## xenon
==> flow/design.v (excerpt) <==
module brain_m(clk, rst, distance, mode, start, E, color, OE, shape);
Settings: LEC_CHECK=0, ABC_AREA=1, CAP_MARGIN=30, CELL_PAD_IN_SITES_GLOBAL_PLACEMENT=3, CORE_ASPECT_RATIO=0.58, CORE_MARGIN=2, CORE_UTILIZATION=61, CTS_CLUSTER_DIAMETER=249, GPL_ROUTABILITY_DRIVEN=1, GPL_TIMING_DRIVEN=1, HOLD_SLACK_MARGIN=0.08, MIN_ROUTING_LAYER=met1, SETUP_SLACK_MARGIN=-0.03, SLEW_MARGIN=0, TNS_END_PERCENT=45; clock period 9.77 ns.
run.sh (not shown) runs the stock make flow with config.mk's settings and CLKGATE_MAP_FILE=.
Flow for xenon halted at global placement without I/O, error code GPL-0301.
Relative to xenon, the following input files were edited for amber:
Settings: CELL_PAD_IN_SITES_GLOBAL_PLACEMENT removed (was 3); GPL_TIMING_DRIVEN removed (was 1); CTS_CLUSTER_DIAMETER removed (was 249); HOLD_SLACK_MARGIN removed (was 0.08); ABC_AREA removed (was 1); SLEW_MARGIN changed from 0 to 20; MIN_ROUTING_LAYER removed (was met1); PLACE_DENSITY newly set to 0.6; CAP_MARGIN changed from 30 to 20; CORE_ASPECT_RATIO removed (was 0.58); TNS_END_PERCENT removed (was 45); SETUP_SLACK_MARGIN removed (was -0.03); CORE_UTILIZATION changed from 61 to 40; GPL_ROUTABILITY_DRIVEN removed (was 1); the clock period (ns, I/O delays scaled along) changed from 9.77 to 10.0.
--- outcome ---
amber reached the final stage; the timing, DRC and antenna checks on its layout passed.
Compared to xenon, amber was floorplanned on a bigger die.
Between xenon and amber, the flow reports synthesized cell count decreasing by more than 10%.
On sequential share of the synthesized area, the lower figure sits with xenon, not amber.
amber ends up with a yosys synthesis chip area that is about 1% lower than in xenon.
When the final numbers for amber and xenon were put side by side, the starting density of the core turned out to be smaller in amber.
Input changes introduced in garnet (baseline for comparison: amber):
Settings: CORE_ASPECT_RATIO: unset -> 0.5; CTS_CLUSTER_SIZE: unset -> 98; CTS_CLUSTER_DIAMETER: unset -> 253; CORE_UTILIZATION: 40 -> 68; CELL_PAD_IN_SITES_GLOBAL_PLACEMENT: unset -> 1; PLACE_DENSITY: 0.6 -> 0.39; ABC_AREA: unset -> 1; SETUP_SLACK_MARGIN: unset -> 2.48.
## What came out
garnet: GPL-0301 in global placement without I/O -> run aborted. [compare] base=amber new=garnet: mean area per synthesized cell went down; total core area went down by 41%. Share of synthesized area occupied by flip-flops and latches: garnet < amber. Higher total die size goes to amber over garnet. Dominant kind of combinational cell: simple AND/OR/NAND/NOR gates -> amber, AND-OR/OR-AND gates -> garnet.
The inputs of pepper differ from those of garnet as listed below.
Settings: a deleted CORE_ASPECT_RATIO that had been 0.5; a change of CORE_UTILIZATION from 68 to 64; a deleted ABC_AREA that had been 1; a deleted SETUP_SLACK_MARGIN that had been 2.48; a deleted CELL_PAD_IN_SITES_GLOBAL_PLACEMENT that had been 1; a deleted CTS_CLUSTER_SIZE that had been 98; a deleted PLACE_DENSITY that had been 0.39; a deleted CTS_CLUSTER_DIAMETER that had been 253; a change of the clock period (ns, I/O delays scaled along) from 10.0 to 4.84.
## What came out
Changes observed in pepper relative to garnet: mean post-synth cell area picked up an extra 20%; synthesized chip area reported by yosys lost 0.0011 mm^2; synthesized cell count lost 2,268; vertical die dimension picked up an extra about 44%. The final layout from pepper, which completed every stage, passed the timing, DRC and antenna checks at the end of the flow. Xor and xnor fraction of the mapped netlist area for pepper: 0.54 points up relative to garnet. NOTE area of the mapped netlist garnet->pepper decreased slightly. Diff pepper..garnet | area share of fa/ha/maj cells after synthesis | negligible. Changes observed in pepper relative to garnet: die size +about 5%; post-synthesis share of cell area spent on and-or and or-and gates -3.0 points.

---

== try-zinc ==
Starting RTL as in the previous note.
## brain_m
module brain_m(clk, rst, distance, mode, start, E, color, OE, shape);
clock: 11.3 ns
lec_check: 0
abc_area: 1
cap_margin: 25
core_margin: 2
core_utilization: 15
cts_cluster_diameter: 108
hold_slack_margin: 0.19
min_routing_layer: met1
slew_margin: 20
tns_end_percent: 95
Looking at the reports, try-zinc completed the entire flow and the layout it produced met the timing, DRC and antenna checks.
Edits applied to the flow inputs when going from try-zinc to try-juniper:
- a change of CORE_UTILIZATION from 15 to 72
- a change of CAP_MARGIN from 25 to 20
- a deleted CTS_CLUSTER_DIAMETER that had been 108
- a deleted TNS_END_PERCENT that had been 95
- a deleted ABC_AREA that had been 1
- a deleted HOLD_SLACK_MARGIN that had been 0.19
- a deleted MIN_ROUTING_LAYER that had been met1
- an added PLACE_DENSITY_LB_ADDON of 0.01
- a change of the clock period (ns, I/O delays scaled along) from 11.3 to 4.02
Notes after the runs:
- try-zinc: PASS, flow complete, no timing, DRC or antenna violations
- From the logs: try-juniper reached the end of the flow and failed the layout checks with setup timing.
- Max post-placement worst setup slack across try-juniper and try-zinc: try-zinc
- Going from try-zinc to try-juniper, non-clock buffer count picked up an extra 162, number of non-clock inverters lost 925, required time at the endpoint of the critical path moved down, routed wire length has decreased.
- Delta (try-juniper minus try-zinc): post-cts resize count now sits higher; worst-case setup margin in the final layout now sits lower.
Changes in try-sierra relative to try-juniper:
- clearing PLACE_DENSITY_LB_ADDON, which used to be 0.01
- putting SETUP_SLACK_MARGIN at -0.24 where nothing was set
- swapping 4.02 for 3.7 in the clock period (ns, I/O delays scaled along)
Findings:
Of the runs try-juniper and try-sierra, none of them finished clean. try-sierra against try-juniper: routing usage on met3 now sits at about the same level; fraction of area in registers dropped 0.39 points; sum of routed wire segments on met1 moved down; net switching component of the power picked up an extra 8.8%; number of antenna diodes +3. Relative to try-juniper, the sum of negative setup slack of try-sierra is lower by 2.17 ns. The run with more setup slack is try-juniper; try-sierra has less. try-sierra vs. try-juniper: worst-case clock skew now larger; worst hold slack after final layout has increased.
diff inputs: try-sierra => try-ember
- a change of CAP_MARGIN from 20 to 35
- an added CTS_CLUSTER_SIZE of 15
- an added PLACE_DENSITY_LB_ADDON of 0.28
--- outcome ---
As far as worst hold path depth goes, try-ember and try-sierra are indistinguishable; the numbers are identical.
Compared to try-sierra, try-ember has area growth from synthesis to layout 0.60 points lower.
Sort try-sierra and try-ember by overall fraction of global-route tracks in use, ascending, and try-sierra comes first.
try-ember ran in full, but the layout does not pass; the checks complain about setup timing.
Measured slew at the worst slew-check pin delta for try-ember relative to try-sierra: 0.024 ns lower
### try-ember -> try-yarrow
- removing SETUP_SLACK_MARGIN (formerly -0.24)
- changing CAP_MARGIN from 35 to 20
- removing CTS_CLUSTER_SIZE (formerly 15)
- removing PLACE_DENSITY_LB_ADDON (formerly 0.28)
- changing CORE_UTILIZATION from 72 to 40
- setting PLACE_DENSITY to 0.6 for the first time
- changing the clock period (ns, I/O delays scaled along) from 3.7 to 9.74
### Flow results
Power density over the cells (try-ember / try-yarrow): 2.5
Compared with try-ember, try-yarrow shows a total negative setup slack that is 3.47 ns higher.
Static leakage power, try-yarrow vs try-ember: down slightly
try-yarrow vs try-ember — combinational group power dropped by more than half
try-yarrow completed every stage of the flow, and the final layout passed the timing, DRC and antenna checks.
Power figures rest on the tool's default switching activity, not on a simulated workload.
